== build 22 ==
Design Remoto, start of the top module:
module Remoto(clk,rst,entrada,comando,su,sd,suB,sdB,saida_1,saida1_1,saida2_1,soma_result_1,sinal_A,sinal_B);
Size: about 150 flip-flops.
make LEC_CHECK=0 CAP_MARGIN=5 CELL_PAD_IN_SITES_DETAIL_PLACEMENT=2 CORE_ASPECT_RATIO=0.59 CORE_MARGIN=2 CORE_UTILIZATION=31 GPL_TIMING_DRIVEN=0 MIN_ROUTING_LAYER=met1 PLACE_DENSITY_LB_ADDON=0.05 SLEW_MARGIN=5 TNS_END_PERCENT=20 finish   # period 12.7 ns
run.sh (not shown) runs the stock make flow with config.mk's settings and CLKGATE_MAP_FILE=.
Build 22: all stages complete, timing, DRC and antenna checks passed
[inputs] build 53 vs build 22
- a deleted CORE_ASPECT_RATIO that had been 0.59
- a deleted PLACE_DENSITY_LB_ADDON that had been 0.05
- a deleted MIN_ROUTING_LAYER that had been met1
- a change of CORE_UTILIZATION from 31 to 40
- a change of CAP_MARGIN from 5 to 20
- an added ABC_AREA of 1
- a deleted GPL_TIMING_DRIVEN that had been 0
- a change of SLEW_MARGIN from 5 to 20
- a deleted TNS_END_PERCENT that had been 20
- a change of the clock period (ns, I/O delays scaled along) from 12.7 to 14.0
Findings:
Build 53 vs. build 22: final weighted congestion in routability-driven placement grew by 4.6%; via count grew by 3527.
On clock-buffer cell count: between build 22 and build 53, it ends up higher for build 22.
[compare] base=build 22 new=build 53: routed wire length went up; cell area went down; area growth from synthesis to final layout went down.
Final period utilization: build 53 vs build 22 down 2.6 points
Fraction of the yosys area taken by sequential cells: lower on build 53
Input-level comparison between build 32 and build 53:
- removing ABC_AREA (formerly 1)
- removing CELL_PAD_IN_SITES_DETAIL_PLACEMENT (formerly 2)
- changing the clock period (ns, I/O delays scaled along) from 14.0 to 11.0
Results
On via count, build 53 loses to build 32.
In build 32 the number of global-route vias before repair turned out 7496 lower than in build 53.
Cmp build 32 vs build 53: total cell area at the placement stage lower in build 32
Looking at synthesized-area fraction occupied by adder cells, build 32 sits above build 53.
Changes observed in build 32 relative to build 53: area after synthesis dropped 1.9%; first-iteration DRC count dropped 36%.
In the tables for build 53 and build 32, final cell utilization of the core reads higher with build 53.
Inputs modified between build 32 and build 78:
- the clock period (ns, I/O delays scaled along): 11.0 -> 14.0
Results
Relative to build 32, non-clock buffer count has increased by 1 in build 78.
On worst hold slack: build 78 sits below build 32.
The combinational power share on build 32 is in line with that on build 78.
| sequential share of layout area | build 32 vs build 78 | ≈ equal |
Compared with build 32, build 78 shows a setup slack of the critical path after layout that is 2460 ps higher.
Portion of total power attributed to the clock network (lower): build 32


== 04-23 ==
Starting RTL as in the previous note.
==> flow/design.v (excerpt) <==
module Remoto(clk,rst,entrada,comando,su,sd,suB,sdB,saida_1,saida1_1,saida2_1,soma_result_1,sinal_A,sinal_B);
==> flow/config.mk <==
export PLATFORM = sky130hd
export DESIGN_NAME = Remoto
export DESIGN_NICKNAME = Remoto
export VERILOG_FILES = /design/flow/design.v
export SDC_FILE = /design/flow/constraint.sdc
export NUM_CORES = 4
export LEC_CHECK = 0
export CAP_MARGIN = 0
export CORE_MARGIN = 2
export CORE_UTILIZATION = 70
export CTS_CLUSTER_DIAMETER = 358
export CTS_CLUSTER_SIZE = 36
export HOLD_SLACK_MARGIN = 0.29
export SETUP_SLACK_MARGIN = -0.5
export SLEW_MARGIN = 20
==> flow/constraint.sdc <==
create_clock -name core_clock -period 6.44 [get_ports {clk}]
set_input_delay 1.2880 -clock core_clock [delete_from_list [all_inputs] [get_ports {clk}]]
set_output_delay 1.2880 -clock core_clock [all_outputs]
set_load 0.01 [all_outputs]
04-23 completed end to end; final checks failed (negative setup slack).
[inputs] 05-25 vs 04-23
- CTS_CLUSTER_DIAMETER removed (was 358)
- CORE_UTILIZATION changed from 70 to 64
- CAP_MARGIN changed from 0 to 20
- HOLD_SLACK_MARGIN removed (was 0.29)
- SETUP_SLACK_MARGIN removed (was -0.5)
- CTS_CLUSTER_SIZE removed (was 36)
- the clock period (ns, I/O delays scaled along) changed from 6.44 to 6.02
==> comparison <==
05-25 vs. 04-23: die area rose by 9.1%; number of non-clock buffers up 107; via count went up. Going from 04-23 to 05-25, global-route usage now sits lower; maximum clock insertion buffer count about even; routed wire length shows an increase of 2400 um; global-route wire length before repair higher; number of setup violations in the final report fell 4. What the final checks of 05-25 revealed, after a flow that finished every stage, was a layout that fails on negative setup slack. On total power draw, 05-25 does worse than 04-23. Of 05-25 and 04-23, the higher die outline width belongs to 05-25. Reported for 05-25 and 04-23, fraction of the mapped netlist area in compound gates turned out identical to the last digit.
Power figures rest on the tool's default switching activity, not on a simulated workload.
